==> inputs of run A <==
## CORDIC_tanInv_sqrt
module CORDIC_tanInv_sqrt(
    output [15:0] X0,   
    output [15:0] Y0,   
    output [15:0] Z0,   
    input  [15:0] Xin,
    input  [15:0] Yin,
    input  [15:0] Zin,   
    input  clk
);
export LEC_CHECK = 0
export CAP_MARGIN = 15
export CELL_PAD_IN_SITES_GLOBAL_PLACEMENT = 3
export CORE_ASPECT_RATIO = 1.65
export CORE_MARGIN = 2
export CORE_UTILIZATION = 45
export CTS_CLUSTER_DIAMETER = 361
export GPL_ROUTABILITY_DRIVEN = 1
export MAX_ROUTING_LAYER = met4
export PLACE_DENSITY_LB_ADDON = 0.06
export SLEW_MARGIN = 15
create_clock -name core_clock -period 3.14 [get_ports {clk}]
run.sh (not shown) runs the stock make flow with config.mk's settings and CLKGATE_MAP_FILE=.
==> run H (differences from run A) <==
- ABC_AREA: not set -> 1
- CAP_MARGIN: 15 -> 0
- CELL_PAD_IN_SITES_GLOBAL_PLACEMENT: 3 -> not set
- CORE_ASPECT_RATIO: 1.65 -> not set
- CORE_UTILIZATION: 45 -> 72
- CTS_CLUSTER_DIAMETER: 361 -> 238
- CTS_CLUSTER_SIZE: not set -> 100
- GPL_ROUTABILITY_DRIVEN: 1 -> not set
- MAX_ROUTING_LAYER: met4 -> not set
- PLACE_DENSITY: not set -> 0.4
- PLACE_DENSITY_LB_ADDON: 0.06 -> not set
- SLEW_MARGIN: 15 -> 20
- TNS_END_PERCENT: not set -> 5
==> flow/constraint.sdc (replaced) <==
create_clock -name core_clock -period 2.06 [get_ports {clk}]
set_input_delay 0.4120 -clock core_clock [delete_from_list [all_inputs] [get_ports {clk}]]
set_output_delay 0.4120 -clock core_clock [all_outputs]
set_load 0.01 [all_outputs]
==> summary.txt <==
Observations from the implementation run.

Die:
- The run gives the core outline area as 0.0816 mm2.
- The floorplan has 105 rows.
- The run gives the chip footprint as 0.0843 mm2.

Outcome:
- The run stopped with a tool error.
- The flow stopped in global routing (5_1_grt).

Placement:
- The run gives the total placed cells including tap cells as 10600.

Logic synthesis:
- The run gives the cell area after synthesis as 0.0591 mm2.
- For reference, the top cells by area after synthesis are dfxtp_1 28%, ha_1 16%, nand2_1 14%, xor2_1 8.0%, inv_1 7.0%.
- The run puts the synthesized-area fraction occupied by adder cells at 18.0%.
- Grouping non-sequential cells by family puts the most area in simple AND/OR/NAND/NOR gates.
- In the synthesized netlist, mux cells make up 0.0339% of the area.
- The run puts the fraction of the yosys area taken by sequential cells at 27.6%.

Clocking:
- The run puts the deepest level of the CTS H-tree at 1.
[end of results for run H]
==> summary.txt <==
Notes from the flow run.

Logic synthesis:
- The synthesized netlist occupies a cell area of 0.0522 mm2.
- The run gives the portion of netlist area occupied by mux cells as 0.807%.
- Per the synthesis report, the adder-cell share of the synthesized area is 20.4%.

Outcome:
- The run finished with no timing, DRC or antenna violations.

Die:
- The run gives the chip footprint as 0.119 mm2.
- The run gives the core outline area as 0.115 mm2.

Clocking:
- The run gives the deepest level of the CTS H-tree as 3.

Placement:
- The run gives the total placed cells including tap cells as 7917.
[end of results for run A]

==> inputs of run P <==
==> flow/design.v <==
module CORDIC_tanInv_sqrt(
    output [15:0] X0,   
    output [15:0] Y0,   
    output [15:0] Z0,   
    input  [15:0] Xin,
    input  [15:0] Yin,
    input  [15:0] Zin,   
    input  clk
);
    wire signed [15:0] x_reg [15:0];
    wire signed [15:0] y_reg [15:0];
    wire signed [15:0] z_reg [15:0];
    wire [15:0] x_reg_sh [15:0];
    wire [15:0] y_reg_sh [15:0];
    wire [15:0] sum_x [15:0];
    wire [15:0] sum_y [15:0];
    wire [15:0] sum_z [15:0];
    wire [15:0] y_co;
    wire [15:0] alpha[15:0];
    assign alpha[0]  = 16'h1921;
    assign alpha[1]  = 16'h0ed6;
    assign alpha[2]  = 16'h07d6;
    assign alpha[3]  = 16'h03fa;
    assign alpha[4]  = 16'h01ff;
    assign alpha[5]  = 16'h00ff;
    assign alpha[6]  = 16'h007f;
    assign alpha[7]  = 16'h003f;
    assign alpha[8]  = 16'h001f;
    assign alpha[9]  = 16'h000f;
    assign alpha[10] = 16'h0007;
    assign alpha[11] = 16'h0003;
    assign alpha[12] = 16'h0001;
    assign alpha[13] = 16'h0001;
    assign alpha[14] = 16'h0001;
    assign alpha[15] = 16'h0000;
    Register rx0(x_reg[0], Xin, clk);
    Register ry0(y_reg[0], Yin, clk);
    Register rz0(z_reg[0], Zin, clk);
    assign x_reg_sh[0] = x_reg[0] >>> 0;
    assign y_reg_sh[0] = y_reg[0] >>> 0;
    not n0(y_co[0], y_reg[0][15]);   
    adder_sub ax0(sum_x[0], , x_reg[0], y_reg_sh[0], y_reg[0][15]);
    adder_sub ay0(sum_y[0], , y_reg[0], x_reg_sh[0], y_co[0]);
    adder_sub az0(sum_z[0], , z_reg[0], alpha[0], y_reg[0][15]);
    genvar i;
    generate
        for (i=1; i<16; i=i+1) begin : vectoring_stages
            Register rx(x_reg[i], sum_x[i-1], clk);
            Register ry(y_reg[i], sum_y[i-1], clk);
            Register rz(z_reg[i], sum_z[i-1], clk);
            assign x_reg_sh[i] = x_reg[i] >>> i;
            assign y_reg_sh[i] = y_reg[i] >>> i;
            not yn(y_co[i], y_reg[i][15]);
            adder_sub ax(sum_x[i], , x_reg[i], y_reg_sh[i], y_reg[i][15]);
            adder_sub ay(sum_y[i], , y_reg[i], x_reg_sh[i], y_co[i]);
            adder_sub az(sum_z[i], , z_reg[i], alpha[i], y_reg[i][15]);
        end
    endgenerate
    Register rx16(X0, sum_x[15], clk);
    Register ry16(Y0, sum_y[15], clk);
    Register rz16(Z0, sum_z[15], clk);
endmodule
module adder_sub(
    output signed [15:0] sum,
    output               carry,     
    input  signed [15:0] in1,
    input  signed [15:0] in2,
    input                cin        
);
    assign carry = 0;   
    assign sum = cin ? (in1 - in2) : (in1 + in2);
endmodule
module Register(
    output reg [15:0] q,
    input      [15:0] d,
    input             clk
);
    always @(posedge clk) begin
        q <= d;
    end
endmodule
==> flow/run.sh <==
#!/bin/bash
# the make line also repeats each setting of config.mk as NAME=value (left out here)
make -C /OpenROAD-flow-scripts/flow DESIGN_CONFIG=/design/flow/config.mk WORK_HOME=/design/flow/orfs CLKGATE_MAP_FILE= finish
==> flow/config.mk <==
export PLATFORM = sky130hd
export DESIGN_NAME = CORDIC_tanInv_sqrt
export DESIGN_NICKNAME = CORDIC_tanInv_sqrt
export VERILOG_FILES = /design/flow/design.v
export SDC_FILE = /design/flow/constraint.sdc
export NUM_CORES = 4
export LEC_CHECK = 0
export ABC_AREA = 0
export CAP_MARGIN = 20
export CELL_PAD_IN_SITES_GLOBAL_PLACEMENT = 2
export CORE_ASPECT_RATIO = 1.53
export CORE_MARGIN = 8
export CORE_UTILIZATION = 52
export CTS_CLUSTER_SIZE = 54
export MAX_ROUTING_LAYER = met4
export PLACE_DENSITY = 0.52
export SETUP_SLACK_MARGIN = 0.25
export SLEW_MARGIN = 20
==> flow/constraint.sdc <==
create_clock -name core_clock -period 2.15 [get_ports {clk}]
set_input_delay 0.4300 -clock core_clock [delete_from_list [all_inputs] [get_ports {clk}]]
set_output_delay 0.4300 -clock core_clock [all_outputs]
set_load 0.01 [all_outputs]
==> inputs of run C, as changes to run P <==
Settings changed: ABC_AREA 0 to not set, CELL_PAD_IN_SITES_GLOBAL_PLACEMENT 2 to not set, CORE_ASPECT_RATIO 1.53 to 0.69, CORE_MARGIN 8 to 4, CORE_UTILIZATION 52 to 71, CTS_CLUSTER_SIZE 54 to 34, GPL_ROUTABILITY_DRIVEN set to 0, MAX_ROUTING_LAYER met4 to met5, PLACE_DENSITY 0.52 to not set, SETUP_SLACK_MARGIN 0.25 to not set, SLEW_MARGIN 20 to 0, TNS_END_PERCENT set to 60.
==> flow/constraint.sdc (replaced) <==
create_clock -name core_clock -period 3.94 [get_ports {clk}]
set_input_delay 0.7880 -clock core_clock [delete_from_list [all_inputs] [get_ports {clk}]]
set_output_delay 0.7880 -clock core_clock [all_outputs]
set_load 0.01 [all_outputs]
==> comparison table <==
item	run P	run C
Run status	failed layout checks	timing/DRC/antenna clean
Violated checks	setup timing	-
Area after DPL	72,630 um2	54,450 um2
Via count of the first global-routing pass	54,480	38,640
Post-route core utilization	83.26%	78.69%
Number of tap instances	1,314	966
Wire length on met2	94.23 mm	47.13 mm
CP max FO	4	5
Effective utilization at floorplan	52.13%	71.79%
Cell count after placement	9,026	6,833
Comb. cell area	42,210 um2	34,410 um2
Horizontal extent of the die	272.2 um	334.5 um
Worst slack on hold paths	0.1876 ns	0.3246 ns
Buffers outside the clock class	2,331	137
Met3 demand-to-capacity share in global routing	3.421%	5.059%
GRT Util Overall	28.80%	28.93%
Average routed wire per standard cell	17.66 um	16.58 um
Inserted Clock Buffers	86	80
Final setup TNS	-144.85 ns	0 ns
Critical path data required time	2.70 ns	4.48 ns
Crit path time final	3.025 ns	3.664 ns
Worst-Margin Slew	0.5380 ns	1.018 ns
Total Routed Length	168.4 mm	115.5 mm

==> trial 92 <==
// CORDIC_tanInv_sqrt: RTL as listed in full above, without the edits since
==> flow/config.mk <==
export PLATFORM = sky130hd
export DESIGN_NAME = CORDIC_tanInv_sqrt
export DESIGN_NICKNAME = CORDIC_tanInv_sqrt
export VERILOG_FILES = /design/flow/design.v
export SDC_FILE = /design/flow/constraint.sdc
export NUM_CORES = 4
export LEC_CHECK = 0
export CAP_MARGIN = 15
export CORE_ASPECT_RATIO = 1.04
export CORE_MARGIN = 2
export CORE_UTILIZATION = 70
export CTS_CLUSTER_DIAMETER = 361
export GPL_ROUTABILITY_DRIVEN = 1
export MAX_ROUTING_LAYER = met4
export SLEW_MARGIN = 10
==> flow/constraint.sdc <==
create_clock -name core_clock -period 2.96 [get_ports {clk}]
set_input_delay 0.5920 -clock core_clock [delete_from_list [all_inputs] [get_ports {clk}]]
set_output_delay 0.5920 -clock core_clock [all_outputs]
set_load 0.01 [all_outputs]
==> trial 5: changes against trial 92 <==
Settings changed: CAP_MARGIN 15 to 20, CORE_ASPECT_RATIO 1.04 to default, CORE_UTILIZATION 70 to 45, CTS_CLUSTER_DIAMETER 361 to default, GPL_ROUTABILITY_DRIVEN 1 to default, MAX_ROUTING_LAYER met4 to default, SLEW_MARGIN 10 to 20.
==> flow/constraint.sdc (replaced) <==
create_clock -name core_clock -period 3.71 [get_ports {clk}]
set_input_delay 0.7420 -clock core_clock [delete_from_list [all_inputs] [get_ports {clk}]]
set_output_delay 0.7420 -clock core_clock [all_outputs]
set_load 0.01 [all_outputs]
==> comparison <==
Between trial 5 and trial 92, the lower count of clock-buffer cells in the layout is in trial 5 (gap 5).
Of trial 92 and trial 5, trial 5 has the higher worst setup slack (gap 0.43 ns).
Synthesized cell count is the same in trial 92 and trial 5.
In trial 5 the design area is smaller than in trial 92, by 7.5%.
Core utilization: trial 92 is higher than trial 5 (34 points).
In trial 5 the sequential share of layout area is higher than in trial 92, by 1.9 points.
Synthesized area is the same in trial 5 and trial 92.
Of trial 92 and trial 5, trial 92 has the higher via count (gap about 13%, measured against trial 5).
Trial 5 passed the timing, DRC and antenna checks. Trial 92 ran to the end with violations: setup timing.
==> figures <==
	trial 92	trial 5
Number of buffers inserted during clock tree synthesis	89	95
Metal-1 WL	51600 um	51500 um
Met2 wire len	68500 um	55700 um
Routed wire length per instance	17.8 um	15.2 um
Measured slew at the worst slew-check pin	0.615 ns	0.782 ns
Critical Path End	vectoring_stages[12].rx.q[13]	vectoring_stages[13].ry.q[14]
Chip Width	272 um	345 um
Worst skew pair latency	0.65 ns	0.68 ns
Slack of the worst reg-to-reg path	-0.11 ns	0.31 ns
Worst-case hold path end point	rz16.q[10]	rz16.q[2]
Outcome	complete, but fails checks	finished clean
Layout check failures	setup timing	-
Unrepaired setup endpoints after global routing	true	false
Fraction of area in multi-input gates	0.574	0.588
Post-layout period usage of the worst path	1.04	0.916
Data buffer area share	0.0803	0.0231
OpenROAD warnings	90	86
Met1 Resource Use GR	0.352	0.232
Slowest cell on crit path	sky130_fd_sc_hd__or3_1	sky130_fd_sc_hd__dfxtp_1
